==> design/flow/design.v <==
module spi_8byte (
    input wire clk,
    input wire rst_n,
    input wire sclk,
    input wire mosi,
    input wire ss,
    output wire miso,
    input wire pm,
    input wire [15:0] rate_inst,
    input wire [15:0] rate_avg,
    input wire [7:0] bpm_short_avg,
    input wire [7:0] bpm_long_avg,
    input wire [5:0] rr_short_avg,
    input wire [5:0] rr_long_avg,
    input wire pedal_flag,
    input wire expression_flag,
    input wire bpm_flag,
    input wire rr_flag,
    output reg [63:0] rx_data
);
    reg [1:0] sclk_sync, ss_sync, mosi_sync, pm_sync;
    always @(posedge clk) begin
        sclk_sync <= {sclk_sync[0], sclk};
        ss_sync <= {ss_sync[0], ss};
        mosi_sync <= {mosi_sync[0], mosi};
        pm_sync <= {pm_sync[0], pm};
    end
    wire sclk_rising = (sclk_sync == 2'b01);
    wire sclk_falling = (sclk_sync == 2'b10);
    wire ss_active = ~ss_sync[1];
    reg [5:0] bit_cnt;         
    reg [63:0] rx_buffer;
    reg [63:0] tx_buffer;
    reg miso_reg;
    assign miso = miso_reg;
    wire [63:0] tx_pack = {
        rate_inst,                               
        rate_avg,                                
        bpm_long_avg,                            
        bpm_short_avg,                           
        rr_long_avg [5:0],                       
        rr_short_avg[5:0],                       
        pedal_flag,                              
        (expression_flag | bpm_flag | rr_flag),   
        1'b0, pm_sync[1]                         
    };
    reg [63:0] tx_next;             
    always @(posedge clk or negedge rst_n) begin
        if (!rst_n) begin
            bit_cnt  <= 6'd0;
            rx_buffer <= 64'd0;
            tx_buffer <= 64'd0;
            rx_data <= 64'd0;
            miso_reg <= 1'b0;
        end else begin
            if (!ss_active) begin
                bit_cnt <= 6'd0;
                miso_reg <= 1'b0;
            end else begin
                if (sclk_falling) begin
                    rx_buffer <= {rx_buffer[62:0], mosi_sync[1]};
                    bit_cnt <= bit_cnt + 6'd1;
                    if (bit_cnt == 6'd63) begin
                        rx_data <= {rx_buffer[62:0], mosi_sync[1]};
                    end
                end
                if (sclk_rising) begin
                    if (bit_cnt == 6'd0) begin
                        tx_next = tx_pack;           
                    end else begin
                        tx_next = tx_buffer;         
                    end
                    miso_reg  <= tx_next[63];            
                    tx_buffer <= {tx_next[62:0], 1'b0}; 
                end
            end
        end
    end
endmodule
module multi_clock_divider (
    input wire clk,
    input wire rst_n,
    output reg tick_1hz,
    output reg tick_10hz
);
    reg [26:0] cnt_1hz;
    reg [23:0] cnt_10hz;
    localparam MAX_1HZ   = 27'd4_999;         
    localparam MAX_10HZ  = 24'd499;           
    always @(posedge clk or negedge rst_n) begin
        if (!rst_n) begin
            cnt_1hz <= 0;
            cnt_10hz <= 0;
            tick_1hz <= 0;
            tick_10hz <= 0;
        end else begin
            if (cnt_1hz == MAX_1HZ) begin
                cnt_1hz <= 0;
                tick_1hz <= 1;
            end else begin
                cnt_1hz <= cnt_1hz + 1;
                tick_1hz <= 0;
            end
            if (cnt_10hz == MAX_10HZ) begin
                cnt_10hz <= 0;
                tick_10hz <= 1;
            end else begin
                cnt_10hz <= cnt_10hz + 1;
                tick_10hz <= 0;
            end
        end
    end
endmodule
module check_pedal (
    input wire clk,
    input wire rst_n,
    input wire tick_10hz,
    input wire [7:0] pedal_buffer,
    output reg pedal_flag,
    output reg [15:0] rate_inst,
    output reg [15:0] rate_avg
);
    localparam [15:0] THRESH_LOW = 16'd25;     
    localparam [15:0] THRESH_HIGH = 16'd75;    
    localparam [15:0] THRESH_PEAK = 16'd99;    
    reg [7:0] pedal_curr;
    reg [7:0] pedal_prev;
    reg [15:0] rate_next;        
    reg [15:0] fir_reg [0:7];   
    reg [13:0] fir_sum;          
    reg [13:0] fir_sum_next;     
    reg [3:0] filled;            
    reg signed [9:0] diff_sample;    
    reg [9:0] delta_pos;             
    integer i;
    always @(posedge clk or negedge rst_n) begin
        if (!rst_n) begin
            pedal_flag <= 1'b0;
            pedal_curr <= 8'd0;
            pedal_prev <= 8'd0;
            rate_inst <= 16'd0;
            rate_next <= 16'd0;
            rate_avg <= 16'd0;
            for (i=0; i<8; i=i+1) fir_reg[i] <= 16'd0;
            fir_sum <= 14'd0;
            fir_sum_next <= 14'd0;
            filled <= 4'd0;
        end
        else if (tick_10hz) begin
            diff_sample = $signed({1'b0, pedal_buffer}) - $signed({1'b0, pedal_curr});
            delta_pos = (diff_sample > 0) ? diff_sample[9:0] : 10'd0;   
            rate_next = delta_pos * 16'd10;                             
            fir_sum_next = fir_sum - fir_reg[7] + rate_next;
            for (i=7; i>0; i=i-1) begin
                fir_reg[i] <= fir_reg[i-1];
            end
            fir_reg[0] <= rate_next;
            rate_inst <= rate_next;
            fir_sum <= fir_sum_next;
            rate_avg <= {2'b00, fir_sum_next} >> 3;   
            if (filled == 4'd8) begin
                if ( ((rate_next >= THRESH_LOW) && ( (fir_sum_next >> 3) >= THRESH_HIGH )) || (rate_next >= THRESH_PEAK) )
                    pedal_flag <= 1'b1;
                else
                    pedal_flag <= 1'b0;
            end
            else begin
                pedal_flag <= 1'b0;
            end
            pedal_prev <= pedal_curr;
            pedal_curr <= pedal_buffer;
            if (filled < 4'd8) filled <= filled + 4'd1;
        end
    end
endmodule
module check_expression(
    input wire clk,
    input wire rst_n,
    input wire [7:0] expression_buffer,
    output reg expression_flag
);
    localparam [7:0] exp_surprized = 8'd4;
    always @(posedge clk or negedge rst_n) begin
        if (!rst_n) begin
            expression_flag <= 1'b0;
        end
        else begin
            expression_flag <= (expression_buffer == exp_surprized);
        end
    end
endmodule
module check_bpm (
    input wire clk,
    input wire rst_n,
    input wire tick_10hz,
    input wire [7:0] bpm_buffer,
    output reg bpm_flag,
    output reg [7:0] short_avg,
    output reg [7:0] long_avg
);
    localparam integer SHORT_SAMPLES = 8;    
    localparam integer LONG_SAMPLES = 64;    
    localparam integer SUMS_WIDTH_S = 11;    
    localparam integer SUMS_WIDTH_L = 14;    
    reg [7:0] fir_short [0:SHORT_SAMPLES-1];
    reg [7:0] fir_long [0:LONG_SAMPLES-1];
    reg [SUMS_WIDTH_S-1:0] sum_short;
    reg [SUMS_WIDTH_L-1:0] sum_long;
    reg [3:0] filled_short;  
    reg [6:0] filled_long;   
    reg [7:0] prev_tail_s, prev_tail_l;      
    reg [SUMS_WIDTH_S-1:0] sum_short_next;
    reg [SUMS_WIDTH_L-1:0] sum_long_next;
    reg [SUMS_WIDTH_S+5-1:0] lhs;   
    reg [SUMS_WIDTH_L+3-1:0] rhs;   
    integer i;
    always @(posedge clk or negedge rst_n) begin
        if (!rst_n) begin
            bpm_flag <= 1'b0;
            sum_short <= {SUMS_WIDTH_S{1'b0}};
            sum_long <= {SUMS_WIDTH_L{1'b0}};
            filled_short <= 4'd0;
            filled_long <= 7'd0;
            short_avg <= 8'd0;
            long_avg <= 8'd0;
            for (i=0; i<SHORT_SAMPLES; i=i+1) fir_short[i] <= 8'd0;
            for (i=0; i<LONG_SAMPLES; i=i+1) fir_long[i]  <= 8'd0;
            prev_tail_s <= 8'd0;
            prev_tail_l <= 8'd0;
            sum_short_next <= {SUMS_WIDTH_S{1'b0}};
            sum_long_next <= {SUMS_WIDTH_L{1'b0}}; 
        end
        else if (tick_10hz) begin
            prev_tail_s = fir_short [SHORT_SAMPLES-1];
            prev_tail_l = fir_long [LONG_SAMPLES-1];
            sum_short_next = sum_short - {{(SUMS_WIDTH_S-8){1'b0}}, prev_tail_s} + {{(SUMS_WIDTH_S-8){1'b0}}, bpm_buffer};
            sum_long_next  = sum_long - {{(SUMS_WIDTH_L-8){1'b0}}, prev_tail_l} + {{(SUMS_WIDTH_L-8){1'b0}}, bpm_buffer};
            lhs = {5'd0, sum_short_next} << 5;
            rhs = (sum_long_next * 5);
            if ( (filled_short == SHORT_SAMPLES[3:0]) && (filled_long == LONG_SAMPLES[6:0]) )
                bpm_flag <= (lhs >= rhs);
            else
                bpm_flag <= 1'b0;
            for (i=SHORT_SAMPLES-1; i>0; i=i-1) begin
                fir_short[i] <= fir_short[i-1];
            end
            fir_short[0] <= bpm_buffer;
            for (i=LONG_SAMPLES-1; i>0; i=i-1) begin
                fir_long[i] <= fir_long[i-1];
            end
            fir_long[0] <= bpm_buffer;
            sum_short <= sum_short_next;
            sum_long  <= sum_long_next;
            short_avg <= sum_short_next >> 3;   
            long_avg  <= sum_long_next  >> 6;   
            if (filled_short < SHORT_SAMPLES[3:0]) filled_short <= filled_short + 4'd1;
            if (filled_long  < LONG_SAMPLES[6:0]) filled_long  <= filled_long  + 7'd1;
        end
    end
endmodule
module check_respiration(
    input wire clk,
    input wire rst_n,
    input wire tick_1hz,
    input wire [7:0]  rr_buffer,
    output reg rr_flag,
    output reg [5:0] short_avg,
    output reg [5:0] long_avg
);
    localparam integer SHORT_SAMPLES = 16;       
    localparam integer LONG_SAMPLES = 120;       
    localparam integer SUMS_WIDTH_S = 12;        
    localparam integer SUMS_WIDTH_L = 15;        
    localparam integer CMP_WIDTH = 32;          
    reg [7:0] fir_short [0:SHORT_SAMPLES-1];
    reg [7:0] fir_long [0:LONG_SAMPLES -1];
    reg [SUMS_WIDTH_S-1:0] sum_short, sum_short_next;
    reg [SUMS_WIDTH_L-1:0] sum_long , sum_long_next;
    reg [4:0] filled_short;  
    reg [6:0] filled_long;   
    reg [7:0] prev_tail_s, prev_tail_l;
    reg [CMP_WIDTH-1:0] lhs, rhs;
    reg [7:0] short_avg8;
    reg [7:0] long_avg8;
    integer i;
    always @(posedge clk or negedge rst_n) begin
        if (!rst_n) begin
            rr_flag <= 1'b0;
            sum_short <= {SUMS_WIDTH_S{1'b0}};
            sum_long <= {SUMS_WIDTH_L{1'b0}};
            sum_short_next <= {SUMS_WIDTH_S{1'b0}};
            sum_long_next <= {SUMS_WIDTH_L{1'b0}};
            filled_short <= 5'd0;
            filled_long <= 7'd0;
            short_avg <= 6'd0;
            long_avg <= 6'd0;
            short_avg8 <= 8'd0;
            long_avg8 <= 8'd0;
            for (i=0; i<SHORT_SAMPLES; i=i+1) fir_short[i] <= 8'd0;
            for (i=0; i<LONG_SAMPLES;  i=i+1) fir_long[i] <= 8'd0;
            prev_tail_s <= 8'd0;
            prev_tail_l <= 8'd0;
        end
        else if (tick_1hz) begin
            prev_tail_s = fir_short[SHORT_SAMPLES-1];
            prev_tail_l = fir_long [LONG_SAMPLES -1];
            sum_short_next = sum_short - {{(SUMS_WIDTH_S-8){1'b0}}, prev_tail_s} + {{(SUMS_WIDTH_S-8){1'b0}}, rr_buffer};
            sum_long_next  = sum_long- {{(SUMS_WIDTH_L-8){1'b0}}, prev_tail_l} + {{(SUMS_WIDTH_L-8){1'b0}}, rr_buffer};
            lhs = {{(CMP_WIDTH-SUMS_WIDTH_S){1'b0}}, sum_short_next} * 32'd2400;
            rhs = {{(CMP_WIDTH-SUMS_WIDTH_L){1'b0}}, sum_long_next } * 32'd368;
            if ( (filled_short == SHORT_SAMPLES[4:0]) && (filled_long == LONG_SAMPLES[6:0]) )
                rr_flag <= (lhs >= rhs);
            else
                rr_flag <= 1'b0;
            for (i=SHORT_SAMPLES-1; i>0; i=i-1) begin
                fir_short[i] <= fir_short[i-1];
            end
            fir_short[0] <= rr_buffer;
            for (i=LONG_SAMPLES-1; i>0; i=i-1) begin
                fir_long[i] <= fir_long[i-1];
            end
            fir_long[0] <= rr_buffer;
            sum_short <= sum_short_next;
            sum_long <= sum_long_next;
            short_avg8 <= sum_short_next >> 4;        
            long_avg8 <= sum_long_next  / 8'd120;    
            if (short_avg8 > 8'd63) 
                short_avg <= 6'd63;
            else
                short_avg <= short_avg8[5:0];
            if (long_avg8  > 8'd63)
                long_avg  <= 6'd63;
            else 
                long_avg  <= long_avg8[5:0];
            if (filled_short < SHORT_SAMPLES[4:0]) filled_short <= filled_short + 5'd1;
            if (filled_long  < LONG_SAMPLES[6:0])  filled_long  <= filled_long  + 7'd1;
        end
    end
endmodule
module drive_device (
    input wire clk,
    input wire rst_n,
    input wire pedal_flag,
    input wire expression_flag,
    input wire bpm_flag,
    input wire rr_flag,
    output wire pm,
    output reg drive
);
    parameter CLK_FREQ = 5_000;          
    parameter HIGH_SEC = 1;              
    parameter LOW_SEC = 2;               
    localparam S_IDLE = 2'b00;
    localparam S_HIGH = 2'b01;
    localparam S_LOW = 2'b10;
    localparam HIGH_COUNT = CLK_FREQ * HIGH_SEC;  
    localparam LOW_COUNT = CLK_FREQ * LOW_SEC;   
    reg [1:0] state;
    reg [31:0] counter;  
    assign pm = pedal_flag && (expression_flag || bpm_flag || rr_flag);
    always @(posedge clk or negedge rst_n) begin
        if (!rst_n) begin
            state <= S_IDLE;
            counter <= 32'd0;
            drive <= 1'b0;
        end else begin
            case (state)
                S_IDLE: begin
                    drive <= 1'b0;
                    if (pm) begin
                        state <= S_HIGH;
                        counter <= HIGH_COUNT - 1;
                        drive <= 1'b1;
                    end
                end
                S_HIGH: begin
                    drive <= 1'b1;
                    if (counter != 0) begin
                        counter <= counter - 1'b1;
                    end else begin
                        state <= S_LOW;
                        counter <= LOW_COUNT - 1;
                        drive <= 1'b0;
                    end
                end
                S_LOW: begin
                    drive <= 1'b0;
                    if (counter != 0) begin
                        counter <= counter - 1'b1;
                    end else begin
                        state <= S_IDLE;
                    end
                end
                default: begin
                    state <= S_IDLE;
                    counter <= 32'd0;
                    drive <= 1'b0;
                end
            endcase
        end
    end
endmodule
module PMPD(
    input wire clk,
    input wire rst_n,
    input wire sclk,
    input wire mosi,
    input wire ss,
    output wire miso,            
    output wire drive
);
    wire [63:0] state_buffer;
    wire pm;
    wire [15:0] rate_inst;
    wire [15:0] rate_avg;
    wire [7:0] bpm_short_avg;
    wire [7:0] bpm_long_avg;
    wire [5:0] rr_short_avg;
    wire [5:0] rr_long_avg;
    wire pedal_flag;
    wire expression_flag;
    wire bpm_flag;
    wire rr_flag;
    spi_8byte spi (
        .clk(clk),
        .rst_n(rst_n),
        .sclk(sclk),
        .mosi(mosi),
        .ss(ss), 
        .miso(miso), 
        .pm(pm),
        .rate_inst(rate_inst),
        .rate_avg(rate_avg),
        .bpm_short_avg(bpm_short_avg),
        .bpm_long_avg(bpm_long_avg),
        .rr_short_avg(rr_short_avg),
        .rr_long_avg(rr_long_avg),
        .pedal_flag(pedal_flag),
        .expression_flag(expression_flag),
        .bpm_flag(bpm_flag),
        .rr_flag(rr_flag),
        .rx_data(state_buffer)
    );
    wire tick_1hz;
    wire tick_10hz;
    multi_clock_divider prescaler(
        .clk(clk),
        .rst_n(rst_n),
        .tick_1hz(tick_1hz),
        .tick_10hz(tick_10hz)
    );
    check_pedal check_pedal(
        .clk(clk),
        .rst_n(rst_n),
        .tick_10hz(tick_10hz),
        .pedal_buffer(state_buffer[31:24]),
        .pedal_flag(pedal_flag),
        .rate_inst(rate_inst),
        .rate_avg(rate_avg)
    );
    check_expression check_expression(
        .clk(clk),
        .rst_n(rst_n),
        .expression_buffer(state_buffer[23:16]),
        .expression_flag(expression_flag)        
    );
    check_bpm check_bpm(
        .clk(clk),
        .rst_n(rst_n),
        .tick_10hz(tick_10hz),
        .bpm_buffer(state_buffer[15:8]),
        .bpm_flag(bpm_flag),
        .short_avg(bpm_short_avg),
        .long_avg(bpm_long_avg)
    );
    check_respiration check_respiration(
        .clk(clk),
        .rst_n(rst_n),
        .tick_1hz(tick_1hz),
        .rr_buffer(state_buffer[7:0]),
        .rr_flag(rr_flag),
        .short_avg(rr_short_avg),
        .long_avg(rr_long_avg)
    );
    drive_device drive_device(
        .clk(clk),
        .rst_n(rst_n),
        .pedal_flag(pedal_flag),
        .expression_flag(expression_flag),
        .bpm_flag(bpm_flag),
        .rr_flag(rr_flag),
        .pm(pm),
        .drive(drive)
    );
endmodule
==> design/flow/run.sh <==
#!/bin/bash
# the make line also repeats each setting of config.mk as NAME=value (left out here)
make -C /OpenROAD-flow-scripts/flow DESIGN_CONFIG=/design/flow/config.mk WORK_HOME=/design/flow/orfs CLKGATE_MAP_FILE= finish
==> design/flow/config.mk <==
export PLATFORM = sky130hd
export DESIGN_NAME = PMPD
export DESIGN_NICKNAME = PMPD
export VERILOG_FILES = /design/flow/design.v
export SDC_FILE = /design/flow/constraint.sdc
export NUM_CORES = 4
export LEC_CHECK = 0
export CAP_MARGIN = 20
export CORE_MARGIN = 2
export CORE_UTILIZATION = 40
export SETUP_SLACK_MARGIN = 1.86
export SLEW_MARGIN = 20
==> design/flow/constraint.sdc <==
create_clock -name core_clock -period 8.01 [get_ports {clk}]
set_input_delay 1.6020 -clock core_clock [delete_from_list [all_inputs] [get_ports {clk}]]
set_output_delay 1.6020 -clock core_clock [all_outputs]
set_load 0.01 [all_outputs]
==> results of run 1 <==
per-layer routing:
metal,routed length [um],vias to the layer above,track usage
li1,-,20590,-
met1,60090,22000,0.1696
met2,57850,382,0.1940
met3,4153,211,0.02436
met4,2773,0,0.03540
met5,0,-,0
per-stage QoR:
step             util  setup WS, ns  std cells  hold WS (ns)
2_1_floorplan       -         1.864       5895        0.3096
4_1_cts        0.4546         1.417       8804        0.3289
6_report       0.4563         1.525       8818        0.3264
3_5_place_dp   0.4188         1.209       8397        0.3147
5_1_grt        0.4563         1.118       8818        0.3342
3_3_place_gp   0.4188         1.304       8397        0.3194
final cells by class:
type,instances,area (um^2)
Timing Repair Buffer,100,983.4
Fill cell,18200,111100
Multi-Input combinational cell,3356,32400
Tap cell,2688,3363
Clock buffer,300,5998
Antenna cell,1,2.502
Inverter,369,1395
Sequential cell,1930,48270
Clock inverter,74,857.1
repair_timing:
action / CTS / global route
endpoints found under the setup margin: 4 / 6
buffers inserted: 33 / 13
pin swaps: 66 / 66
resized: 37 / 57
==> results.sh, run 1 <==
# yosys + openroad results
export IMPL_cts_tree="built"
export IMPL_dr_pass1_iters=5
export IMPL_rsz0062_at_grt="true"
export IMPL_pwr_share_seq=0.502
export IMPL_cts_hold_buf=0
export IMPL_top_cells_by_area="dfrtp_1, mux2_2, ha_1, fa_1, inv_1"
export IMPL_seq_power_w=0.00980
export IMPL_mux_area_frac=0.2322
export IMPL_hold_end="spi.pm_sync[1]$_DFF_P_"
export IMPL_p_int_w=0.01542
export IMPL_power_w=0.01952
export IMPL_postSynthCellCount=5891
export IMPL_final_hold_violation_count=0
export IMPL_crit_required_ns=8.71
export IMPL_post_dp_hpwl_um=76550
export IMPL_io_buffers=6
export IMPL_core_mm2=0.2044
export IMPL_drv_slew=0
export IMPL_critPathMaxStageDelay_ns=0.58
export IMPL_timing_final_crit_period_ns=6.485
export IMPL_grt_pass1_wl_um=219900
export IMPL_ys_chip_area_mm2=0.08219
export IMPL_top_area_frac=0.5849
export IMPL_place_area_mm2=0.08559
export IMPL_chipArea_mm2=0.2091
export IMPL_hold_path_depth=0
export IMPL_leakage_nw=46.96
export IMPL_warning_count=70
export IMPL_numSynthFlops=1930
export IMPL_r2r_slack_ns=1.52
export IMPL_areaGrowthSynthToFinish_pct=13.48
export IMPL_grt_pass1_vias=44770
export IMPL_crit_family="adder cells"
export IMPL_ys_sh_xor=0.02016
export IMPL_r2r_end="check_respiration.rr_flag$_DFFE_PN0P_"
export IMPL_crit_start="spi.rx_data[1]$_DFFE_PN0P_"
export IMPL_grt_max_degree=199
export IMPL_synth_area_mm2=0.08219
export IMPL_wire_per_inst_um=14.16
export IMPL_top_area_cell="dfrtp_1"
export IMPL_max_freq_mhz=154.2
export IMPL_gp_congestion=0.7840
export IMPL_power_group_top="registers"
export IMPL_reg2regPathDepth=32
export IMPL_async_flop_share=0.9959
export IMPL_grt_usage=0.1221
export IMPL_crit_buf_inv=6
export IMPL_rows=166
export IMPL_drtIter0Drc=2171
export IMPL_crit_top_cell="a21oi_2"
export IMPL_edf_count=0
export IMPL_fa_ha_area_frac=0.05892
export IMPL_ys_flop_type="dfrtp_1"
export IMPL_setup_viol=0
export IMPL_nets=6298
export IMPL_antenna_found_initial=1
export IMPL_outcome="finished clean"
export IMPL_synthAoiAreaFrac=0.03881
export IMPL_io_pins=7
export IMPL_pwr_share_comb=0.015
export IMPL_clock_latency_ns=0.82
export IMPL_synth_warnings=12
export IMPL_clkPwrFrac=0.483
export IMPL_fp_util=0.4021
export IMPL_cp_end_kind="flip-flop"
export IMPL_antenna_left=0
export IMPL_cts_path_max_buffers=3
export IMPL_clock_skew_ns=0.03691
export IMPL_worst_setup_path_type="flip-flop to flip-flop"
export IMPL_timing_final_crit_share=0.8097
export IMPL_die_w_um=457.3
export IMPL_clock_sinks=1930
export IMPL_worstReg2RegStart="spi.rx_data[1]$_DFFE_PN0P_"
export IMPL_postSynthSeqShare=0.5872
export IMPL_hp_start="spi.pm_sync[0]$_DFF_P_"
export IMPL_htreeDepth=4
export IMPL_crit_path_start_kind="flip-flop"
export IMPL_die_height_um=457.3
export IMPL_root_buffer="clkbuf_16"
export IMPL_slew_headroom=0.2686
export IMPL_syn_area_per_cell_um2=13.95
export IMPL_final_cell_area_mm2=0.09326
export IMPL_ys_top_logic_family="multiplexers"
export IMPL_critPathMaxFanout=3
export IMPL_cts_made_buffers=202
export IMPL_clk_pin_slew_worst_paths_ns=0.06
export IMPL_switching_power_w=0.004092
export IMPL_worst_slew_pin_slew_ns=1.097
export IMPL_overflow=0
export IMPL_cpMaxStageDelayCell="fa_1"
export IMPL_p_per_area_mw_per_mm2=209.3
export IMPL_arrival_ns=7.18
export IMPL_ir_drop_uv=225.7
export IMPL_cp_depth=32
export IMPL_vias_per_cell=4.898
export IMPL_yosysMostFrequentCell="dfrtp_1"
export IMPL_pg_comb_w=0.000298
export IMPL_p_sw_frac=0.2097
export IMPL_ys_types=88
export IMPL_simple_gate_area_frac=0.03459
export IMPL_yosys_top_cells_count="dfrtp_1, mux2_2, inv_1"
export IMPL_routed_wl_um=124900
export IMPL_p_clk_w=0.00942
export IMPL_drv_cap=0
export IMPL_setup_tns_ns=0
export IMPL_ys_cells=5891
export IMPL_num_vias=43190
export IMPL_min_path_type="flip-flop to flip-flop"
export IMPL_worstSetupEndpoint="check_respiration.rr_flag$_DFFE_PN0P_"
export IMPL_drc=0
==> run 2, diff against run 1 <==
CORE_ASPECT_RATIO = 1.57   (was default)
CORE_UTILIZATION = 72   (was 40)
CTS_CLUSTER_DIAMETER = 29   (was default)
CTS_CLUSTER_SIZE = 47   (was default)
GPL_ROUTABILITY_DRIVEN = 1   (was default)
PLACE_DENSITY = 0.36   (was default)
SETUP_SLACK_MARGIN = 1.56   (was 1.86)
clock period = 5.33 ns   (was 8.01 ns; I/O delays follow)
==> run 2 against run 1 <==
Net effect: final area rose by 3.3%; core utilization increased by 39 points; highest routed layer unchanged; clock power is 73% higher; non-clock buffer count rose by 271; clock-buffer cell count shrank 33; global-route usage grew 13 points; clock skew rose by 0.029 ns; first-iteration DRC count grew 8.3%; critical endpoint unchanged; the layout now fails its checks (negative setup slack); synthesized area unchanged; sequential share of layout area is 1.6 points lower.
==> results.sh, run 2 <==
# yosys + openroad results
export IMPL_outcome="failed layout checks"
export IMPL_violations="negative setup slack"
export IMPL_slew_headroom=0.2807
export IMPL_warning_count=90
export IMPL_critPathMaxStageDelay_ns=0.55
export IMPL_clock_latency_ns=0.86
export IMPL_grt_max_degree=208
export IMPL_simple_gate_area_frac=0.03459
export IMPL_async_flop_share=0.9959
export IMPL_yosysMostFrequentCell="dfrtp_1"
export IMPL_rsz0062_at_grt="true"
export IMPL_worstSetupEndpoint="check_respiration.rr_flag$_DFFE_PN0P_"
export IMPL_die_height_um=427.3
export IMPL_cts_tree="built"
export IMPL_timing_final_crit_period_ns=6.491
export IMPL_arrival_ns=7.17
export IMPL_power_group_top="clock"
export IMPL_gp_congestion=0.8299
export IMPL_fillers=5469
export IMPL_overflow=0
export IMPL_nets=6603
export IMPL_r2r_end="check_respiration.rr_flag$_DFFE_PN0P_"
export IMPL_die_w_um=273.6
export IMPL_ys_cells=5891
export IMPL_switching_power_w=0.007376
export IMPL_crit_family="adder cells"
export IMPL_edf_count=0
export IMPL_postSynthSeqShare=0.5872
export IMPL_crit_path_start_kind="flip-flop"
export IMPL_fin_ws_ns=-1.161
export IMPL_io_buffers=6
export IMPL_chipArea_mm2=0.1169
export IMPL_grt_usage=0.2482
export IMPL_num_vias=45360
export IMPL_wire_per_inst_um=17.88
export IMPL_grt_pass1_vias=49730
export IMPL_clk_pin_slew_worst_paths_ns=0.07
export IMPL_power_w=0.03152
export IMPL_cp_end_kind="flip-flop"
export IMPL_r2r_slack_ns=-1.16
export IMPL_worst_slew_pin_slew_ns=1.079
export IMPL_drv_cap=0
export IMPL_crit_required_ns=6.01
export IMPL_clkPwrFrac=0.518
export IMPL_areaGrowthSynthToFinish_pct=17.20
export IMPL_syn_area_per_cell_um2=13.95
export IMPL_rows=155
export IMPL_seqCellArea_mm2=0.04827
export IMPL_max_freq_mhz=154.1
export IMPL_top_area_frac=0.5849
export IMPL_pwr_share_comb=0.015
export IMPL_ir_drop_uv=387.2
export IMPL_ys_top_logic_family="multiplexers"
export IMPL_p_sw_frac=0.2340
export IMPL_ys_flop_type="dfrtp_1"
export IMPL_synth_warnings=12
export IMPL_critPathMaxFanout=3
export IMPL_leakage_nw=49.13
export IMPL_root_buffer="clkbuf_16"
export IMPL_pg_comb_w=0.000470
export IMPL_fp_util=0.7244
export IMPL_cp_depth=32
export IMPL_ys_chip_area_mm2=0.08219
export IMPL_antenna_found_initial=1
export IMPL_antenna_left=0
export IMPL_min_path_type="input pin to async pin"
export IMPL_pwr_share_seq=0.468
export IMPL_p_clk_w=0.0163
export IMPL_clock_sinks=1930
export IMPL_ys_types=88
export IMPL_clock_skew_ns=0.06574
export IMPL_synth_area_mm2=0.08219
export IMPL_numSynthFlops=1930
export IMPL_drv_slew=0
export IMPL_reg2regPathDepth=32
export IMPL_timing_final_crit_share=1.218
export IMPL_routed_wl_um=142400
export IMPL_synthAoiAreaFrac=0.03881
export IMPL_worst_setup_path_type="flip-flop to flip-flop"
export IMPL_fa_ha_area_frac=0.05892
export IMPL_cts_path_max_buffers=3
export IMPL_drtIter0Drc=2352
export IMPL_holdWs_ns=0.2295
export IMPL_top_cells_by_area="dfrtp_1, mux2_2, ha_1, fa_1, inv_1"
export IMPL_grt_pass1_wl_um=238400
export IMPL_post_dp_hpwl_um=82920
export IMPL_io_pins=7
export IMPL_seq_power_w=0.0147
export IMPL_drc=0
export IMPL_mux_area_frac=0.2322
export IMPL_htreeDepth=4
export IMPL_ys_sh_xor=0.02016
export IMPL_crit_start="spi.rx_data[1]$_DFFE_PN0P_"
export IMPL_yosys_top_cells_count="dfrtp_1, mux2_2, inv_1"
export IMPL_postSynthCellCount=5891
export IMPL_vias_per_cell=5.695
export IMPL_core_mm2=0.1135
export IMPL_setup_viol=10
export IMPL_place_ws_ns=-1.075
export IMPL_dr_pass1_iters=5
export IMPL_cpMaxStageDelayCell="fa_1"
export IMPL_crit_buf_inv=5
export IMPL_p_int_w=0.02414
export IMPL_comb_area_mm2=0.03309
export IMPL_cts_hold_buf=0
export IMPL_cts_made_buffers=236
export IMPL_final_hold_violation_count=0
export IMPL_crit_top_cell="a21oi_2"
export IMPL_p_per_area_mw_per_mm2=327.2
export IMPL_top_area_cell="dfrtp_1"
export IMPL_worstReg2RegStart="spi.rx_data[1]$_DFFE_PN0P_"
## run 2: layout make-up
| cell class | count | share of cell area |
|---|---|---|
| Antenna cell | 1 | 0.00002598 |
| Inverter | 369 | 0.01451 |
| Clock buffer | 267 | 0.06408 |
| Clock inverter | 180 | 0.02256 |
| Timing Repair Buffer | 371 | 0.03489 |
| Multi-Input combinational cell | 3356 | 0.3435 |
| Tap cell | 1491 | 0.01937 |
| Sequential cell | 1930 | 0.5011 |
## run 2: routing by layer
metal,vias to the layer above,share of wire,global-route usage
li1,21210,-,-
met1,23300,0.40,0.2959
met2,545,0.54,0.4542
met3,300,0.024,0.03653
met4,0,0.033,0.09217
met5,-,0,0
## run 2: per-stage QoR
stage	util	TNS [ns]	cells	instance area, um^2
after CTS	0.8436	-3.180	7946	95710
after global routing	0.8490	-7.730	7964	96320
after global placement	0.7621	-2.953	7463	86460
final	0.8490	-4.615	7965	96320
after floorplan	-	-1.118	5895	82740
after detailed placement	0.7622	-4.056	7463	86470
## run 2: what timing repair did
item / 4_1_cts / 5_1_grt
setup endpoints to repair: 28 / 35
cloned: 0 / 0
buffers inserted: 36 / 17
gates resized: 139 / 93
pin swaps: 131 / 114
==> run 3, diff against run 2 <==
ABC_AREA = 1   (was default)
CAP_MARGIN = 10   (was 20)
CORE_ASPECT_RATIO = default   (was 1.57)
CORE_UTILIZATION = 71   (was 72)
CTS_CLUSTER_DIAMETER = 358   (was 29)
CTS_CLUSTER_SIZE = 17   (was 47)
PLACE_DENSITY = default   (was 0.36)
PLACE_DENSITY_LB_ADDON = 0.14   (was default)
SETUP_SLACK_MARGIN = default   (was 1.56)
SLEW_MARGIN = 30   (was 20)
clock period = 4.14 ns   (was 5.33 ns; I/O delays follow)
==> run 3 against run 2 <==
Net effect: still fails the layout checks on negative setup slack; highest routed layer unchanged; die size increased by 1.8%; sequential power is 29% higher; first-iteration DRC count increased by 110%; critical endpoint unchanged; maximum frequency is 2.5% lower; critical path depth grew 5; final area down 3.9%.
==> results.sh, run 3 <==
# yosys + openroad results
export IMPL_p_clk_w=0.0122
export IMPL_clkPwrFrac=0.383
export IMPL_num_vias=58840
export IMPL_fin_util=0.8000
export IMPL_pg_comb_w=0.000684
export IMPL_min_path_type="flip-flop to flip-flop"
export IMPL_routed_wl_um=161700
export IMPL_timing_final_crit_period_ns=6.657
export IMPL_simple_gate_area_frac=0.1387
export IMPL_worst_setup_path_type="flip-flop to flip-flop"
export IMPL_ys_sh_xor=0.01760
export IMPL_synth_warnings=12
export IMPL_crit_path_start_kind="flip-flop"
export IMPL_r2r_end="check_respiration.rr_flag$_DFFE_PN0P_"
export IMPL_seqCellArea_mm2=0.04827
export IMPL_mux_area_frac=0.0001363
export IMPL_warning_count=111
export IMPL_hold_end="spi.ss_sync[1]$_DFF_P_"
export IMPL_postSynthSeqShare=0.5843
export IMPL_violations="negative setup slack"
export IMPL_cts_tree="built"
export IMPL_grt_pass1_wl_um=276300
export IMPL_drc=0
export IMPL_synthAoiAreaFrac=0.1208
export IMPL_finalNonFillerCells=10810
export IMPL_pwr_share_comb=0.021
export IMPL_grt_max_degree=255
export IMPL_core_mm2=0.1157
export IMPL_crit_start="check_respiration.sum_short[1]$_DFFE_PN0P_"
export IMPL_yosysMostFrequentCell="nand2_1"
export IMPL_nets=9584
export IMPL_ys_cells=9036
export IMPL_top_area_frac=0.5820
export IMPL_yosys_top_cells_count="nand2_1, dfrtp_1, o21ai_0"
export IMPL_async_flop_share=0.9959
export IMPL_io_pins=7
export IMPL_fp_util=0.7137
export IMPL_clock_skew_ns=0.03011
export IMPL_fillers=7156
export IMPL_leakage_nw=45.09
export IMPL_ir_drop_uv=412.5
export IMPL_ys_flop_type="dfrtp_1"
export IMPL_antenna_left=0
export IMPL_syn_area_per_cell_um2=9.141
export IMPL_p_per_area_mw_per_mm2=344.0
export IMPL_die_w_um=345.1
export IMPL_fin_ws_ns=-2.517
export IMPL_vias_per_cell=5.444
export IMPL_ys_chip_area_mm2=0.08260
export IMPL_clk_pin_slew_worst_paths_ns=0.09
export IMPL_max_freq_mhz=150.2
export IMPL_hold_path_depth=0
export IMPL_critPathMaxFanout=2
export IMPL_cpMaxStageDelayCell="fa_1"
export IMPL_edf_count=0
export IMPL_r2r_slack_ns=-2.52
export IMPL_rows=125
export IMPL_overflow=0
export IMPL_critPathMaxStageDelay_ns=0.54
export IMPL_p_sw_frac=0.2171
export IMPL_antenna_found_initial=1
export IMPL_outcome="failed layout checks"
export IMPL_drtIter0Drc=4941
export IMPL_drv_cap=0
export IMPL_top_cells_by_area="dfrtp_1, nand2_1, o21ai_0, inv_1, ha_1"
export IMPL_cp_depth=37
export IMPL_hp_start="spi.ss_sync[0]$_DFF_P_"
export IMPL_postSynthCellCount=9036
export IMPL_worstReg2RegStart="check_respiration.sum_short[1]$_DFFE_PN0P_"
export IMPL_numSynthFlops=1930
export IMPL_clock_sinks=1930
export IMPL_cts_path_max_buffers=3
export IMPL_synth_area_mm2=0.08260
export IMPL_io_buffers=6
export IMPL_timing_final_crit_share=1.608
export IMPL_post_dp_hpwl_um=95690
export IMPL_grt_usage=0.2737
export IMPL_wire_per_inst_um=14.96
export IMPL_comb_area_mm2=0.02954
export IMPL_areaGrowthSynthToFinish_pct=12.11
export IMPL_crit_top_cell="a21oi_1"
export IMPL_power_group_top="registers"
export IMPL_cts_made_buffers=131
export IMPL_crit_required_ns=4.85
export IMPL_crit_family="adder cells"
export IMPL_worstSetupEndpoint="check_respiration.rr_flag$_DFFE_PN0P_"
export IMPL_root_buffer="clkbuf_16"
export IMPL_gp_congestion=0.8692
export IMPL_die_height_um=345.1
export IMPL_chipArea_mm2=0.1191
export IMPL_slew_headroom=0.3009
export IMPL_dp_cells=10560
export IMPL_rsz0062_at_grt="true"
export IMPL_ys_top_logic_family="simple AND/OR/NAND/NOR gates"
export IMPL_p_int_w=0.02494
export IMPL_switching_power_w=0.006915
export IMPL_top_area_cell="dfrtp_1"
export IMPL_crit_buf_inv=7
export IMPL_pwr_share_seq=0.596
export IMPL_fa_ha_area_frac=0.05850
export IMPL_clock_latency_ns=0.78
export IMPL_grt_pass1_vias=58870
export IMPL_reg2regPathDepth=37
export IMPL_place_ws_ns=-2.505
export IMPL_ys_types=58
export IMPL_setup_viol=21
export IMPL_dr_pass1_iters=8
export IMPL_htreeDepth=4
export IMPL_final_hold_violation_count=0
export IMPL_cp_end_kind="flip-flop"
export IMPL_worst_slew_pin_slew_ns=1.049
export IMPL_seq_power_w=0.0190
export IMPL_arrival_ns=7.37
export IMPL_drv_slew=0
## run 3: metrics by stage
stage / cell area [um^2] / setup TNS, ns / hold WS, ns / total power (W)
after floorplan: 82950 / -13.74 / 0.3096 / 0.01952
after global placement: 86810 / -20.40 / 0.3119 / 0.02000
after detailed placement: 86810 / -23.54 / 0.3143 / 0.02002
after CTS: 91530 / -19.60 / 0.3292 / 0.03208
after global routing: 92590 / -28.27 / 0.3350 / 0.03292
final: 92590 / -22.28 / 0.3293 / 0.03185
## run 3: per-layer routing
layer / vias up / routed length (um) / global-route usage
met4: 0 / 3576 / 0.06391
met5: - / 0 / 0
li1: 28540 / - / -
met1: 29010 / 71510 / 0.3903
met2: 1011 / 80910 / 0.4576
met3: 277 / 5670 / 0.03366
## run 3: final cells by class
| cell class | count | area share |
|---|---|---|
| tap | 1524 | 0.02059 |
| timing repair buffer | 483 | 0.04500 |
| clock inverter | 15 | 0.002527 |
| sequential | 1930 | 0.5213 |
| clock buffer | 155 | 0.03661 |
| antenna | 1 | 0.00002703 |
| multi-input combinational | 5351 | 0.3191 |
| inverter | 1348 | 0.05493 |
## run 3: repair_timing
| action | CTS | global route |
|---|---|---|
| hold endpoints to repair | 19 | 0 |
| setup endpoints to repair | 23 | 27 |
| hold buffers | 1 | 0 |
| resized | 146 | 209 |
| setup buffers | 58 | 33 |
| pin swaps | 121 | 163 |
==> run 4, diff against run 3 <==
ABC_AREA = 0   (was 1)
CAP_MARGIN = 20   (was 10)
CORE_ASPECT_RATIO = 0.5   (was default)
CORE_UTILIZATION = 72   (was 71)
CTS_CLUSTER_DIAMETER = default   (was 358)
CTS_CLUSTER_SIZE = 31   (was 17)
GPL_ROUTABILITY_DRIVEN = default   (was 1)
PLACE_DENSITY_LB_ADDON = 0.0   (was 0.14)
SETUP_SLACK_MARGIN = 1.4   (was default)
SLEW_MARGIN = 20   (was 30)
clock period = 4.87 ns   (was 4.14 ns; I/O delays follow)
==> run 4 against run 3 <==
Net effect: still fails the layout checks on negative setup slack; synthesized cell count fell by 35%; combinational power fell by 23%; critical path depth fell by 4; first-iteration DRC count fell by 50%; total power fell by 8.0%; sequential cell count did not move; core utilization rose by 2.9 points; die size fell by 1.7%; setup slack improved by 0.89 ns; sequential share of layout area fell by 0.63 points; sequential power fell by 15%; non-clock buffer count fell by 56; critical path type unchanged; largest cell class unchanged; largest power group unchanged.
==> results.sh, run 4 <==
# yosys + openroad results
export IMPL_cts_tree="built"
export IMPL_clock_latency_ns=0.79
export IMPL_simple_gate_area_frac=0.03459
export IMPL_fp_util=0.7274
export IMPL_cts_hold_buf=0
export IMPL_outcome="failed layout checks"
export IMPL_synthAoiAreaFrac=0.03881
export IMPL_wire_per_inst_um=18.11
export IMPL_mux_area_frac=0.2322
export IMPL_power_group_top="registers"
export IMPL_ir_drop_uv=301.4
export IMPL_cts_path_max_buffers=3
export IMPL_rows=87
export IMPL_areaGrowthSynthToFinish_pct=14.05
export IMPL_seq_power_w=0.0161
export IMPL_clock_skew_ns=0.03654
export IMPL_worstReg2RegStart="spi.rx_data[1]$_DFFE_PN0P_"
export IMPL_core_mm2=0.1130
export IMPL_num_vias=45040
export IMPL_antenna_left=0
export IMPL_htreeDepth=4
export IMPL_root_buffer="clkbuf_16"
export IMPL_dr_pass1_iters=7
export IMPL_yosysMostFrequentCell="dfrtp_1"
export IMPL_crit_required_ns=5.51
export IMPL_yosys_top_cells_count="dfrtp_1, mux2_2, inv_1"
export IMPL_grt_pass1_wl_um=242700
export IMPL_syn_area_per_cell_um2=13.95
export IMPL_dp_cells=7536
export IMPL_reg2regPathDepth=33
export IMPL_drv_cap=0
export IMPL_timing_final_crit_period_ns=6.494
export IMPL_gp_congestion=0.8377
export IMPL_chipArea_mm2=0.1170
export IMPL_finalNonFillerCells=7881
export IMPL_postSynthCellCount=5891
export IMPL_overflow=0
export IMPL_io_pins=7
export IMPL_ys_cells=5891
export IMPL_fin_util=0.8295
export IMPL_setup_viol=14
export IMPL_die_height_um=242.9
export IMPL_pwr_share_seq=0.549
export IMPL_numSynthFlops=1930
export IMPL_edf_count=0
export IMPL_antenna_cells=0
export IMPL_worst_setup_path_type="flip-flop to flip-flop"
export IMPL_synth_warnings=12
export IMPL_postSynthSeqShare=0.5872
export IMPL_top_area_frac=0.5849
export IMPL_cpMaxStageDelayCell="fa_1"
export IMPL_grt_pass1_vias=49080
export IMPL_arrival_ns=7.14
export IMPL_p_int_w=0.02311
export IMPL_top_area_cell="dfrtp_1"
export IMPL_r2r_end="check_respiration.rr_flag$_DFFE_PN0P_"
export IMPL_antenna_found_initial=0
export IMPL_fin_ws_ns=-1.624
export IMPL_crit_family="adder cells"
export IMPL_rsz0062_at_grt="true"
export IMPL_top_cells_by_area="dfrtp_1, mux2_2, ha_1, fa_1, inv_1"
export IMPL_clkPwrFrac=0.433
export IMPL_grt_usage=0.2507
export IMPL_switching_power_w=0.006203
export IMPL_crit_path_start_kind="flip-flop"
export IMPL_power_w=0.02932
export IMPL_ys_types=88
export IMPL_clk_pin_slew_worst_paths_ns=0.06
export IMPL_async_flop_share=0.9959
export IMPL_ys_top_logic_family="multiplexers"
export IMPL_routed_wl_um=142700
export IMPL_ys_chip_area_mm2=0.08219
export IMPL_cp_end_kind="flip-flop"
export IMPL_post_dp_hpwl_um=87220
export IMPL_leakage_nw=47.99
export IMPL_min_path_type="input pin to async pin"
export IMPL_critPathMaxStageDelay_ns=0.55
export IMPL_warning_count=64
export IMPL_ys_flop_type="dfrtp_1"
export IMPL_pwr_share_comb=0.018
export IMPL_violations="negative setup slack"
export IMPL_r2r_slack_ns=-1.62
export IMPL_drtIter0Drc=2454
export IMPL_io_buffers=6
export IMPL_clock_sinks=1930
export IMPL_drv_slew=0
export IMPL_final_hold_violation_count=0
export IMPL_crit_buf_inv=7
export IMPL_fa_ha_area_frac=0.05892
export IMPL_cp_depth=33
export IMPL_synth_area_mm2=0.08219
export IMPL_max_freq_mhz=154.0
export IMPL_ys_sh_xor=0.02016
export IMPL_worstSetupEndpoint="check_respiration.rr_flag$_DFFE_PN0P_"
export IMPL_p_clk_w=0.0127
export IMPL_grt_max_degree=201
export IMPL_slew_headroom=0.1819
export IMPL_p_sw_frac=0.2116
export IMPL_timing_final_crit_share=1.333
export IMPL_p_per_area_mw_per_mm2=312.8
export IMPL_die_w_um=481.8
export IMPL_pg_comb_w=0.000530
export IMPL_nets=6578
export IMPL_setup_tns_ns=-9.426
export IMPL_worst_slew_pin_slew_ns=1.227
export IMPL_critPathMaxFanout=3
export IMPL_crit_start="spi.rx_data[1]$_DFFE_PN0P_"
export IMPL_vias_per_cell=5.715
export IMPL_cts_made_buffers=155
export IMPL_drc=0
-- run 4: layout make-up --
type	instances	area (um^2)
fillers	5709	19260
repair buffers	427	3760
inverters	369	1403
flip-flops and latches	1930	48270
clock inverters	51	514.2
well taps	1513	1893
clock buffers	235	4676
multi-input cells	3356	33220
-- run 4: timing repair --
| item | in CTS | in global routing |
|---|---|---|
| setup buffers | 38 | 20 |
| resized | 133 | 114 |
| gates cloned | 1 | 0 |
| setup endpoints to repair | 40 | 48 |
| pin swaps | 89 | 84 |
-- run 4: metrics by stage --
stage / cell area (um^2) / worst slack (ns) / hold slack [ns]
3_5_place_dp: 86880 / -1.589 / 0.3136
2_1_floorplan: 82780 / -1.231 / 0.3096
6_report: 93730 / -1.624 / 0.01644
5_1_grt: 93730 / -1.949 / 0.08484
3_3_place_gp: 86870 / -1.458 / 0.3115
4_1_cts: 93000 / -1.607 / 0.1707
-- run 4: metal layers --
layer  vias up  global-route usage  share of wire
met4         0             0.06636          0.020
met5         -                   0              0
met1     23240              0.3444           0.44
li1      21080                   -              -
met2       498              0.4279           0.51
met3       220             0.03256          0.027
==> run 5, diff against run 4 <==
ABC_AREA = 1   (was 0)
CORE_ASPECT_RATIO = default   (was 0.5)
CORE_UTILIZATION = 66   (was 72)
CTS_CLUSTER_SIZE = 10   (was 31)
PLACE_DENSITY_LB_ADDON = default   (was 0.0)
SETUP_SLACK_MARGIN = 2.63   (was 1.4)
TNS_END_PERCENT = 5   (was default)
clock period = 12.3 ns   (was 4.87 ns; I/O delays follow)
==> run 5 against run 4 <==
Net effect: now clean on timing, DRC and antenna; maximum frequency shrank 10%; hold slack gained 0.31 ns; final cell count grew 35%; setup slack gained 6.7 ns; sequential cell count is the same; first-iteration DRC count grew 71%; via count grew 23%; clock skew grew 0.010 ns; die size grew 9.4%; largest cell class unchanged; highest routed layer unchanged.
==> results.sh, run 5 <==
# yosys + openroad results
export IMPL_outcome="finished clean"
export IMPL_fp_util=0.6663
export IMPL_nets=9242
export IMPL_chipArea_mm2=0.1280
export IMPL_ys_types=58
export IMPL_io_pins=7
export IMPL_drv_cap=0
export IMPL_p_int_w=0.009639
export IMPL_simple_gate_area_frac=0.1387
export IMPL_areaGrowthSynthToFinish_pct=8.745
export IMPL_timing_final_crit_share=0.5897
export IMPL_async_flop_share=0.9959
export IMPL_die_w_um=357.8
export IMPL_grt_pass1_wl_um=256800
export IMPL_timing_final_crit_period_ns=7.253
export IMPL_worstReg2RegStart="spi.rx_data[1]$_DFFE_PN0P_"
export IMPL_mux_area_frac=0.0001363
export IMPL_cts_hold_buf=0
export IMPL_reg2regPathDepth=35
export IMPL_crit_top_cell="a21oi_1"
export IMPL_synth_area_mm2=0.08260
export IMPL_root_buffer="clkbuf_16"
export IMPL_max_freq_mhz=137.9
export IMPL_r2r_slack_ns=5.05
export IMPL_setup_tns_ns=0
export IMPL_antenna_left=0
export IMPL_setup_viol=0
export IMPL_final_cell_area_mm2=0.08982
export IMPL_fa_ha_area_frac=0.05850
export IMPL_cts_resized=0
export IMPL_numSynthFlops=1930
export IMPL_worstSetupEndpoint="check_respiration.rr_flag$_DFFE_PN0P_"
export IMPL_antenna_found_initial=0
export IMPL_cp_end_kind="flip-flop"
export IMPL_antenna_cells=0
export IMPL_postSynthCellCount=9036
export IMPL_synthAoiAreaFrac=0.1208
export IMPL_grt_usage=0.2359
export IMPL_clock_skew_ns=0.04649
export IMPL_hp_start="spi.ss_sync[0]$_DFF_P_"
export IMPL_crit_family="adder cells"
export IMPL_drv_slew=0
export IMPL_ir_drop_uv=142.4
export IMPL_gp_congestion=0.8459
export IMPL_cts_setup_buffers=0
export IMPL_core_mm2=0.1240
export IMPL_worst_setup_path_type="flip-flop to flip-flop"
export IMPL_pg_comb_w=0.000205
export IMPL_routed_wl_um=143800
export IMPL_gr_usage_met1=0.3409
export IMPL_clkPwrFrac=0.459
export IMPL_crit_required_ns=12.99
export IMPL_ys_chip_area_mm2=0.08260
export IMPL_dr_pass1_iters=6
export IMPL_switching_power_w=0.002564
export IMPL_drtIter0Drc=4192
export IMPL_seq_power_w=0.00640
export IMPL_arrival_ns=7.95
export IMPL_post_dp_hpwl_um=86790
export IMPL_rsz0062_at_grt="false"
export IMPL_cpMaxStageDelayCell="xnor2_1"
export IMPL_p_sw_frac=0.2101
export IMPL_crit_start="spi.rx_data[1]$_DFFE_PN0P_"
export IMPL_place_area_mm2=0.08376
export IMPL_r2r_end="check_respiration.rr_flag$_DFFE_PN0P_"
export IMPL_final_hold_violation_count=0
export IMPL_top_area_frac=0.5820
export IMPL_cts_path_max_buffers=3
export IMPL_power_group_top="registers"
export IMPL_top_cells_by_area="dfrtp_1, nand2_1, o21ai_0, inv_1, ha_1"
export IMPL_postSynthSeqShare=0.5843
export IMPL_ys_flop_type="dfrtp_1"
export IMPL_vias_per_cell=5.238
export IMPL_pwr_share_seq=0.525
export IMPL_ys_sh_xor=0.01760
export IMPL_crit_path_start_kind="flip-flop"
export IMPL_cts_made_buffers=214
export IMPL_syn_area_per_cell_um2=9.141
export IMPL_holdWs_ns=0.3269
export IMPL_hold_end="spi.ss_sync[1]$_DFF_P_"
export IMPL_min_path_type="flip-flop to flip-flop"
export IMPL_warning_count=90
export IMPL_die_height_um=357.8
export IMPL_ys_cells=9036
export IMPL_grt_busiest_layer="met2"
export IMPL_grt_use_met2=0.3800
export IMPL_edf_count=0
export IMPL_critPathMaxStageDelay_ns=0.58
export IMPL_clock_latency_ns=0.82
export IMPL_drc=0
export IMPL_yosysMostFrequentCell="nand2_1"
export IMPL_crit_buf_inv=6
export IMPL_slew_headroom=0.2723
export IMPL_p_per_area_mw_per_mm2=135.9
export IMPL_fin_ws_ns=5.047
export IMPL_place_ws_ns=5.089
export IMPL_yosys_top_cells_count="nand2_1, dfrtp_1, o21ai_0"
export IMPL_overflow=0
export IMPL_hold_path_depth=0
export IMPL_cts_tree="built"
export IMPL_top_area_cell="dfrtp_1"
export IMPL_htreeDepth=4
export IMPL_met3_usage=0.03700
export IMPL_pwr_share_comb=0.017
export IMPL_critPathMaxFanout=6
export IMPL_clock_sinks=1930
export IMPL_worst_slew_pin_slew_ns=1.092
export IMPL_grt_max_degree=256
export IMPL_wire_per_inst_um=13.55
export IMPL_p_clk_w=0.00560
export IMPL_num_vias=55600
export IMPL_grt_pass1_vias=55640
export IMPL_cp_depth=35
export IMPL_clk_pin_slew_worst_paths_ns=0.05
export IMPL_ys_top_logic_family="simple AND/OR/NAND/NOR gates"
export IMPL_io_buffers=6
export IMPL_power_w=0.01220
export IMPL_synth_warnings=12
export IMPL_rows=129
export IMPL_leakage_nw=43.80
run 5: layer usage:
metal | up-vias | part of all wire
li1 | 27920 | -
met1 | 26800 | 0.49
met2 | 665 | 0.46
met3 | 217 | 0.034
met4 | 0 | 0.018
met5 | - | 0
run 5: cell type report:
class,count,area [um^2]
flip-flops and latches,1930,48270
clock buffers,272,5634
clock inverters,18,377.9
inverters,1348,5075
multi-input cells,5351,27770
fillers,9243,34140
repair buffers,58,646.9
well taps,1637,2048
run 5: metrics by stage:
stage                       util  cells
final                     0.7246  10610
after global routing      0.7246  10610
after CTS                 0.7242  10610
after detailed placement  0.6757  10320
after global placement    0.6757  10320
after floorplan                -   9040
==> run 6, diff against run 5 <==
ABC_AREA = default   (was 1)
CORE_MARGIN = 3   (was 2)
CORE_UTILIZATION = 69   (was 66)
CTS_CLUSTER_SIZE = 47   (was 10)
GPL_ROUTABILITY_DRIVEN = 1   (was default)
PLACE_DENSITY_LB_ADDON = 0.07   (was default)
SETUP_SLACK_MARGIN = 0.12   (was 2.63)
TNS_END_PERCENT = default   (was 5)
clock period = 5.33 ns   (was 12.3 ns; I/O delays follow)
==> run 6 against run 5 <==
Net effect: now fails the layout checks on negative setup slack; via count down 20%; combinational power up 130%; global-route usage shrank 1.2 points; clock power increased by 130%; core utilization grew 7.9 points; synthesized area is 0.50% lower; maximum frequency is 11% higher; final area rose by 4.8%; non-clock buffer count is 347 higher.
==> results.sh, run 6 <==
# yosys + openroad results
export IMPL_outcome="failed layout checks"
export IMPL_violations="negative setup slack"
export IMPL_fin_ws_ns=-1.213
export IMPL_simple_gate_area_frac=0.03459
export IMPL_p_sw_frac=0.2084
export IMPL_crit_buf_inv=6
export IMPL_p_per_area_mw_per_mm2=300.3
export IMPL_dr_pass1_iters=5
export IMPL_routed_wl_um=134000
export IMPL_root_buffer="clkbuf_16"
export IMPL_fp_util=0.7016
export IMPL_synth_warnings=12
export IMPL_crit_required_ns=5.97
export IMPL_crit_path_start_kind="flip-flop"
export IMPL_leakage_nw=48.28
export IMPL_rsz0062_at_grt="true"
export IMPL_ys_top_logic_family="multiplexers"
export IMPL_warning_count=85
export IMPL_grt_usage=0.2239
export IMPL_timing_final_crit_share=1.228
export IMPL_grt_pass1_vias=47490
export IMPL_syn_area_per_cell_um2=13.95
export IMPL_grt_use_met2=0.3803
export IMPL_edf_count=0
export IMPL_top_area_cell="dfrtp_1"
export IMPL_critPathMaxStageDelay_ns=0.55
export IMPL_cts_tree="built"
export IMPL_seq_power_w=0.0147
export IMPL_io_pins=7
export IMPL_place_ws_ns=-1.125
export IMPL_numSynthFlops=1930
export IMPL_grt_busiest_layer="met2"
export IMPL_postSynthSeqShare=0.5872
export IMPL_drc=0
export IMPL_grt_max_degree=209
export IMPL_clock_latency_ns=0.80
export IMPL_ys_chip_area_mm2=0.08219
export IMPL_cpMaxStageDelayCell="fa_1"
export IMPL_worst_setup_path_type="flip-flop to flip-flop"
export IMPL_r2r_slack_ns=-1.21
export IMPL_setup_viol=10
export IMPL_crit_start="spi.rx_data[1]$_DFFE_PN0P_"
export IMPL_cts_made_buffers=185
export IMPL_arrival_ns=7.18
export IMPL_async_flop_share=0.9959
export IMPL_ys_sh_xor=0.02016
export IMPL_gr_usage_met1=0.3038
export IMPL_worst_slew_pin_slew_ns=1.046
export IMPL_rows=125
export IMPL_worstReg2RegStart="spi.rx_data[1]$_DFFE_PN0P_"
export IMPL_clock_sinks=1930
export IMPL_top_area_frac=0.5849
export IMPL_crit_top_cell="a21oi_2"
export IMPL_critPathMaxFanout=3
export IMPL_fa_ha_area_frac=0.05892
export IMPL_top_cells_by_area="dfrtp_1, mux2_2, ha_1, fa_1, inv_1"
export IMPL_clk_pin_slew_worst_paths_ns=0.06
export IMPL_r2r_end="check_respiration.rr_flag$_DFFE_PN0P_"
export IMPL_num_vias=44530
export IMPL_vias_per_cell=5.620
export IMPL_cp_depth=34
export IMPL_drtIter0Drc=2390
export IMPL_io_buffers=6
export IMPL_worstSetupEndpoint="check_respiration.rr_flag$_DFFE_PN0P_"
export IMPL_ys_types=88
export IMPL_slew_headroom=0.3029
export IMPL_drv_slew=0
export IMPL_fin_util=0.8039
export IMPL_power_group_top="registers"
export IMPL_final_hold_violation_count=0
export IMPL_min_path_type="input pin to async pin"
export IMPL_cp_end_kind="flip-flop"
export IMPL_postSynthCellCount=5891
export IMPL_pg_comb_w=0.000463
export IMPL_mux_area_frac=0.2322
export IMPL_ys_cells=5891
export IMPL_clkPwrFrac=0.463
export IMPL_max_freq_mhz=152.8
export IMPL_post_dp_hpwl_um=81770
export IMPL_die_w_um=351.1
export IMPL_clock_skew_ns=0.04445
export IMPL_antenna_found_initial=1
export IMPL_core_mm2=0.1171
export IMPL_timing_final_crit_period_ns=6.543
export IMPL_ir_drop_uv=363.3
export IMPL_ys_flop_type="dfrtp_1"
export IMPL_areaGrowthSynthToFinish_pct=14.59
export IMPL_power_w=0.02828
export IMPL_cts_path_max_buffers=3
export IMPL_p_clk_w=0.0131
export IMPL_pwr_share_seq=0.521
export IMPL_overflow=0
export IMPL_yosysMostFrequentCell="dfrtp_1"
export IMPL_reg2regPathDepth=34
export IMPL_met3_usage=0.03456
export IMPL_grt_pass1_wl_um=230100
export IMPL_yosys_top_cells_count="dfrtp_1, mux2_2, inv_1"
export IMPL_nets=6586
export IMPL_switching_power_w=0.005895
export IMPL_drv_cap=0
export IMPL_wire_per_inst_um=16.92
export IMPL_crit_family="adder cells"
export IMPL_antenna_left=0
export IMPL_gp_congestion=0.8294
export IMPL_chipArea_mm2=0.1233
export IMPL_htreeDepth=4
export IMPL_synthAoiAreaFrac=0.03881
export IMPL_synth_area_mm2=0.08219
export IMPL_pwr_share_comb=0.016
export IMPL_die_height_um=351.1
export IMPL_p_int_w=0.02239
export IMPL_cts_hold_buf=0
## run 6: timing repair
item                       4_1_cts  5_1_grt
setup endpoints to repair       11       13
setup buffers                   30       40
gates resized                  105      110
pin swaps                       85      135
## run 6: cell type report
class	count	area, um^2
fill	6528	22970
timing repair buffer	405	3437
multi-input combinational	3356	32980
antenna	1	2.502
inverter	369	1400
clock buffer	284	5554
tap	1524	1907
clock inverter	54	624.3
sequential	1930	48270
## run 6: layer usage
metal  routed length (um)  up-vias
li1                     -    21090
met1                59940    22800
met4                 2987        0
met3                 3472      223
met5                    0        -
met2                67640      412
## run 6: stage by stage
| step | instance area (um^2) | std cells | TNS (ns) | hold slack [ns] |
|---|---|---|---|---|
| floorplan | 82580 | 5895 | -1.117 | 0.3096 |
| finish | 94170 | 7923 | -4.066 | 0.2499 |
| detailed placement | 86490 | 7522 | -4.131 | 0.3144 |
| global route | 94170 | 7922 | -7.256 | 0.2698 |
| CTS | 93400 | 7886 | -3.010 | 0.2545 |
| global placement | 86480 | 7522 | -2.973 | 0.3159 |
==> run 7, diff against run 6 <==
CORE_MARGIN = 2   (was 3)
CORE_UTILIZATION = 72   (was 69)
CTS_CLUSTER_DIAMETER = 50   (was default)
CTS_CLUSTER_SIZE = 32   (was 47)
GPL_ROUTABILITY_DRIVEN = default   (was 1)
PLACE_DENSITY = 0.37   (was default)
PLACE_DENSITY_LB_ADDON = default   (was 0.07)
SETUP_SLACK_MARGIN = 1.29   (was 0.12)
clock period = 6.09 ns   (was 5.33 ns; I/O delays follow)
==> run 7 against run 6 <==
Net effect: the layout still fails its checks (negative setup slack); via count fell by 2.0%; global-route usage rose by 0.49 points; die size is 5.2% lower; total power is 18% lower; core utilization increased by 0.87 points; synthesized cell count unchanged; routed wire length decreased by 3.7%; combinational power fell by 11%; largest power group unchanged.
==> results.sh, run 7 <==
# yosys + openroad results
export IMPL_outcome="failed layout checks"
export IMPL_violations="negative setup slack"
export IMPL_ir_drop_uv=353.7
export IMPL_cts_made_buffers=142
export IMPL_crit_path_start_kind="flip-flop"
export IMPL_clock_sinks=1930
export IMPL_synth_warnings=12
export IMPL_reg2regPathDepth=33
export IMPL_die_height_um=341.9
export IMPL_antenna_cells=0
export IMPL_post_dp_hpwl_um=80900
export IMPL_areaGrowthSynthToFinish_pct=11.54
export IMPL_mux_area_frac=0.2322
export IMPL_place_ws_ns=-0.3578
export IMPL_drv_slew=0
export IMPL_numSynthFlops=1930
export IMPL_cpMaxStageDelayCell="fa_1"
export IMPL_htreeDepth=4
export IMPL_synth_area_mm2=0.08219
export IMPL_cts_path_max_buffers=3
export IMPL_postSynthSeqShare=0.5872
export IMPL_p_sw_frac=0.2208
export IMPL_cp_depth=33
export IMPL_worst_slew_pin_slew_ns=1.071
export IMPL_r2r_end="check_respiration.rr_flag$_DFFE_PN0P_"
export IMPL_timing_final_crit_share=1.052
export IMPL_p_int_w=0.01815
export IMPL_p_clk_w=0.0100
export IMPL_antenna_left=0
export IMPL_cts_tree="built"
export IMPL_drv_cap=0
export IMPL_comb_area_mm2=0.03286
export IMPL_power_group_top="registers"
export IMPL_simple_gate_area_frac=0.03459
export IMPL_yosysMostFrequentCell="dfrtp_1"
export IMPL_switching_power_w=0.005142
export IMPL_final_hold_violation_count=0
export IMPL_gp_congestion=0.8584
export IMPL_core_mm2=0.1128
export IMPL_min_path_type="flip-flop to flip-flop"
export IMPL_worst_setup_path_type="flip-flop to flip-flop"
export IMPL_rsz0062_at_grt="true"
export IMPL_num_vias=43620
export IMPL_setup_viol=3
export IMPL_rows=123
export IMPL_drtIter0Drc=2143
export IMPL_seqCellArea_mm2=0.04827
export IMPL_crit_buf_inv=4
export IMPL_ys_sh_xor=0.02016
export IMPL_fillers=6185
export IMPL_leakage_nw=46.88
export IMPL_critPathMaxStageDelay_ns=0.54
export IMPL_fin_ws_ns=-0.3182
export IMPL_edf_count=0
export IMPL_grt_max_degree=202
export IMPL_crit_family="adder cells"
export IMPL_die_w_um=341.9
export IMPL_ys_chip_area_mm2=0.08219
export IMPL_hold_path_depth=0
export IMPL_pwr_share_seq=0.553
export IMPL_antenna_found_initial=0
export IMPL_pwr_share_comb=0.018
export IMPL_seq_power_w=0.0129
export IMPL_ys_top_logic_family="multiplexers"
export IMPL_fp_util=0.7285
export IMPL_ys_flop_type="dfrtp_1"
export IMPL_dr_pass1_iters=7
export IMPL_place_area_mm2=0.08541
export IMPL_warning_count=73
export IMPL_routed_wl_um=129100
export IMPL_ys_types=88
export IMPL_critPathMaxFanout=3
export IMPL_arrival_ns=7.02
export IMPL_clk_pin_slew_worst_paths_ns=0.08
export IMPL_fa_ha_area_frac=0.05892
export IMPL_clock_skew_ns=0.02955
export IMPL_ys_cells=5891
export IMPL_grt_pass1_vias=46160
export IMPL_chipArea_mm2=0.1169
export IMPL_io_pins=7
export IMPL_worstReg2RegStart="spi.rx_data[1]$_DFFE_PN0P_"
export IMPL_p_per_area_mw_per_mm2=254.0
export IMPL_async_flop_share=0.9959
export IMPL_crit_start="spi.rx_data[1]$_DFFE_PN0P_"
export IMPL_pg_comb_w=0.000413
export IMPL_vias_per_cell=5.695
export IMPL_grt_usage=0.2288
export IMPL_nets=6379
export IMPL_top_cells_by_area="dfrtp_1, mux2_2, ha_1, fa_1, inv_1"
export IMPL_crit_top_cell="a21oi_2"
export IMPL_syn_area_per_cell_um2=13.95
export IMPL_root_buffer="clkbuf_16"
export IMPL_drc=0
export IMPL_worstSetupEndpoint="check_respiration.rr_flag$_DFFE_PN0P_"
export IMPL_max_freq_mhz=156.0
export IMPL_clock_latency_ns=0.75
export IMPL_cts_hold_buf=0
export IMPL_clkPwrFrac=0.430
export IMPL_yosys_top_cells_count="dfrtp_1, mux2_2, inv_1"
export IMPL_crit_required_ns=6.71
export IMPL_grt_pass1_wl_um=224100
export IMPL_setup_tns_ns=-0.5970
export IMPL_timing_final_crit_period_ns=6.408
export IMPL_final_cell_area_mm2=0.09167
export IMPL_hold_end="spi.ss_sync[1]$_DFF_P_"
export IMPL_fin_util=0.8126
export IMPL_top_area_frac=0.5849
export IMPL_synthAoiAreaFrac=0.03881
export IMPL_top_area_cell="dfrtp_1"
export IMPL_io_buffers=6
export IMPL_slew_headroom=0.2862
export IMPL_overflow=0
export IMPL_wire_per_inst_um=16.86
export IMPL_hp_start="spi.ss_sync[0]$_DFF_P_"
export IMPL_r2r_slack_ns=-0.32
export IMPL_cp_end_kind="flip-flop"
export IMPL_postSynthCellCount=5891
[run 7: routing by layer]
metal	routed length [um]	GRT usage	part of all wire	vias up
met1	58470	0.3204	0.45	22320
met3	3030	0.02796	0.023	183
met2	65290	0.3882	0.51	408
met4	2318	0.05507	0.018	0
met5	0	0	0	-
li1	-	-	-	20710
[run 7: final cells by class]
cell class | instances | area share
clock buffer | 166 | 0.04248
clock inverter | 97 | 0.01286
inverter | 369 | 0.01530
tap | 1500 | 0.02047
timing repair buffer | 241 | 0.02390
multi-input combinational | 3356 | 0.3585
sequential | 1930 | 0.5265
[run 7: per-stage QoR]
step	power, W	instances	hold WS (ns)
after detailed placement	0.01353	7351	0.3220
after global placement	0.01352	7351	0.3168
final	0.02329	7659	0.3302
after CTS	0.02354	7634	0.3352
after global routing	0.02412	7659	0.3382
after floorplan	0.01321	5895	0.3096
[run 7: timing repair]
item | CTS | global route
setup endpoints to repair | 15 | 18
buffers inserted | 20 | 23
resized | 88 | 81
pin swaps | 62 | 86
Power and IR drop assume default switching activity.
